==> inputs of branch garnet <==
## atomik_top_parallel
module atomik_top_parallel #(
    parameter integer SYS_CLK_HZ = 94_500_000,
    parameter integer BAUD_RATE  = 115200,
    parameter integer N_BANKS    = 4
)(
    input  wire       sys_clk,
    input  wire       sys_rst_n,
    input  wire       uart_rx,
    output wire       uart_tx,
    output wire [5:0] led
);
    wire clk_int;
    wire pll_lock;
    assign clk_int  = sys_clk;
    assign pll_lock = 1'b1;
    reg [15:0] por_cnt;
    always @(posedge sys_clk or negedge sys_rst_n) begin
        if (!sys_rst_n)
            por_cnt <= 16'd0;
        else if (por_cnt != 16'hFFFF)
            por_cnt <= por_cnt + 16'd1;
    end
    wire por_done = (por_cnt == 16'hFFFF);
    reg [2:0] rst_sync;
    always @(posedge clk_int or negedge sys_rst_n) begin
        if (!sys_rst_n)
            rst_sync <= 3'b000;
        else
            rst_sync <= {rst_sync[1:0], (por_done & pll_lock)};
    end
    wire internal_rst_n = rst_sync[2];
    reg [23:0] heartbeat_cnt;
    always @(posedge clk_int or negedge internal_rst_n) begin
        if (!internal_rst_n)
            heartbeat_cnt <= 24'd0;
        else
            heartbeat_cnt <= heartbeat_cnt + 24'd1;
    end
    localparam integer BAUD_DIV = SYS_CLK_HZ / BAUD_RATE;
    localparam integer HALF_BIT = BAUD_DIV / 2;
  ...
Settings: LEC_CHECK=0, ABC_AREA=1, CAP_MARGIN=5, CORE_MARGIN=2, CORE_UTILIZATION=72, CTS_CLUSTER_SIZE=80, PLACE_DENSITY_LB_ADDON=0.2, SETUP_SLACK_MARGIN=0.8, SLEW_MARGIN=20; clock period 3.17 ns.
run.sh (not shown) runs the stock make flow with config.mk's settings and CLKGATE_MAP_FILE=.
==> inputs of branch amber, as changes to branch garnet <==
- ABC_AREA: 1 -> not set
- CAP_MARGIN: 5 -> 20
- CORE_UTILIZATION: 72 -> 40
- CTS_CLUSTER_SIZE: 80 -> not set
- PLACE_DENSITY: not set -> 0.6
- PLACE_DENSITY_LB_ADDON: 0.2 -> not set
- SETUP_SLACK_MARGIN: 0.8 -> not set
==> flow/constraint.sdc (replaced) <==
create_clock -name core_clock -period 5.71 [get_ports {sys_clk}]
set_input_delay 1.1420 -clock core_clock [delete_from_list [all_inputs] [get_ports {sys_clk}]]
set_output_delay 1.1420 -clock core_clock [all_outputs]
set_load 0.01 [all_outputs]
==> inputs of branch nickel, as changes to branch garnet <==
- CAP_MARGIN: 5 -> 0
- CELL_PAD_IN_SITES_DETAIL_PLACEMENT: not set -> 0
- CORE_ASPECT_RATIO: not set -> 0.88
- CTS_CLUSTER_DIAMETER: not set -> 27
- CTS_CLUSTER_SIZE: 80 -> 29
- GPL_ROUTABILITY_DRIVEN: not set -> 1
- SETUP_SLACK_MARGIN: 0.8 -> 0.77
- SLEW_MARGIN: 20 -> 40
==> notes <==
- Of branch nickel and branch garnet, branch garnet has the higher register-to-register slack (gap 1.0 ns).
- Worst setup slack: branch nickel < branch garnet < branch amber.
- Branch nickel finished but fails on setup timing. Branch garnet completed with no timing, DRC or antenna violations. Branch amber completed without violations.
- Of branch amber and branch garnet, branch amber has the higher clock skew (gap 0.012 ns).
- Critical path depth, lowest first: branch amber, branch garnet, branch nickel.

* * *

==> ember <==
atomik_top_parallel again, from the RTL that the note above started with.
export LEC_CHECK = 0
export ABC_AREA = 1
export CAP_MARGIN = 20
export CELL_PAD_IN_SITES_DETAIL_PLACEMENT = 0
export CELL_PAD_IN_SITES_GLOBAL_PLACEMENT = 1
export CORE_ASPECT_RATIO = 0.5
export CORE_MARGIN = 2
export CORE_UTILIZATION = 67
export CTS_CLUSTER_DIAMETER = 278
export CTS_CLUSTER_SIZE = 98
export GPL_ROUTABILITY_DRIVEN = 1
export PLACE_DENSITY = 0.37
export SETUP_SLACK_MARGIN = 1.51
export SLEW_MARGIN = 20
create_clock -name core_clock -period 5.43 [get_ports {sys_clk}]
==> delta (differences from ember) <==
ABC_AREA = unset   (was 1)
CAP_MARGIN = 0   (was 20)
CELL_PAD_IN_SITES_DETAIL_PLACEMENT = 2   (was 0)
CORE_ASPECT_RATIO = unset   (was 0.5)
CORE_UTILIZATION = 19   (was 67)
CTS_CLUSTER_DIAMETER = 121   (was 278)
CTS_CLUSTER_SIZE = unset   (was 98)
GPL_TIMING_DRIVEN = 0   (was unset)
HOLD_SLACK_MARGIN = -0.04   (was unset)
MAX_ROUTING_LAYER = met4   (was unset)
MIN_ROUTING_LAYER = met2   (was unset)
PLACE_DENSITY = unset   (was 0.37)
PLACE_DENSITY_LB_ADDON = 0.27   (was unset)
SETUP_SLACK_MARGIN = unset   (was 1.51)
TNS_END_PERCENT = 65   (was unset)
==> flow/constraint.sdc (replaced) <==
create_clock -name core_clock -period 4.53 [get_ports {sys_clk}]
set_input_delay 0.9060 -clock core_clock [delete_from_list [all_inputs] [get_ports {sys_clk}]]
set_output_delay 0.9060 -clock core_clock [all_outputs]
set_load 0.01 [all_outputs]
==> lagoon (differences from ember) <==
ABC_AREA = unset   (was 1)
CELL_PAD_IN_SITES_DETAIL_PLACEMENT = 2   (was 0)
CELL_PAD_IN_SITES_GLOBAL_PLACEMENT = unset   (was 1)
CORE_ASPECT_RATIO = unset   (was 0.5)
CORE_UTILIZATION = 50   (was 67)
CTS_CLUSTER_DIAMETER = 121   (was 278)
CTS_CLUSTER_SIZE = unset   (was 98)
GPL_ROUTABILITY_DRIVEN = 0   (was 1)
HOLD_SLACK_MARGIN = -0.04   (was unset)
MAX_ROUTING_LAYER = met4   (was unset)
MIN_ROUTING_LAYER = met2   (was unset)
PLACE_DENSITY = unset   (was 0.37)
SETUP_SLACK_MARGIN = unset   (was 1.51)
==> flow/constraint.sdc (replaced) <==
create_clock -name core_clock -period 4.53 [get_ports {sys_clk}]
set_input_delay 0.9060 -clock core_clock [delete_from_list [all_inputs] [get_ports {sys_clk}]]
set_output_delay 0.9060 -clock core_clock [all_outputs]
set_load 0.01 [all_outputs]
==> zinc (differences from ember) <==
ABC_AREA = unset   (was 1)
CAP_MARGIN = 15   (was 20)
CELL_PAD_IN_SITES_DETAIL_PLACEMENT = 2   (was 0)
CELL_PAD_IN_SITES_GLOBAL_PLACEMENT = unset   (was 1)
CORE_ASPECT_RATIO = 0.57   (was 0.5)
CORE_UTILIZATION = 17   (was 67)
CTS_CLUSTER_DIAMETER = unset   (was 278)
CTS_CLUSTER_SIZE = 88   (was 98)
GPL_ROUTABILITY_DRIVEN = unset   (was 1)
MAX_ROUTING_LAYER = met4   (was unset)
MIN_ROUTING_LAYER = met2   (was unset)
PLACE_DENSITY = 0.44   (was 0.37)
SETUP_SLACK_MARGIN = 1.21   (was 1.51)
==> flow/constraint.sdc (replaced) <==
create_clock -name core_clock -period 4.05 [get_ports {sys_clk}]
set_input_delay 0.8100 -clock core_clock [delete_from_list [all_inputs] [get_ports {sys_clk}]]
set_output_delay 0.8100 -clock core_clock [all_outputs]
set_load 0.01 [all_outputs]
==> qor summary <==
Distinct lib cells: delta 74; lagoon 74; ember 47; zinc 74
Levels on crit path: delta 7; lagoon -; ember -; zinc 8
Number of gates given a new drive strength after cts: delta 12; lagoon 3; ember -; zinc 36
Peak per-stage delay on the critical path: delta 0.70 ns; lagoon -; ember -; zinc 0.59 ns
Insertion delay of the later-clocked pin in the worst-skew pair: delta 0.73 ns; lagoon -; ember -; zinc 0.70 ns
Post-route core utilization: delta 23.0%; lagoon -; ember -; zinc 20.3%
Max H-tree Level: delta 3; lagoon 3; ember -; zinc 3
CTS Hold Buffers Added: delta 0; lagoon 0; ember -; zinc 0
Share of synthesized cell area in and-or and or-and compound cells: delta 12.9%; lagoon 12.9%; ember 10.7%; zinc 12.9%
Via-to-Cell Ratio: delta 5.85; lagoon -; ember -; zinc 5.82
Min setup slack post-route: delta 0.0565 ns; lagoon -; ember -; zinc -0.117 ns
Seq Cell Count: delta 738; lagoon -; ember -; zinc 738
Run status: delta no timing/DRC/antenna violations; lagoon stopped before the end; ember stopped before the end; zinc complete, but fails checks
Failing step: delta -; lagoon global routing (5_1_grt); ember global placement without I/O (3_1_place_gp_skip_io); zinc -
Reasons for failing layout checks: delta -; lagoon -; ember -; zinc setup timing
Fraction of area in clock buffers and inverters: delta 7.50%; lagoon -; ember -; zinc 6.16%
Effective utilization at floorplan: delta 19.1%; lagoon 50.6%; ember 67.9%; zinc 17.2%
Max stage delay cell, worst path: delta sky130_fd_sc_hd__xnor2_1; lagoon -; ember -; zinc sky130_fd_sc_hd__xnor2_1
Number of DRC violations after detailed routing: delta 0; lagoon -; ember -; zinc 0
Area of the multi-input gates: delta 14700 um^2; lagoon -; ember -; zinc 14700 um^2
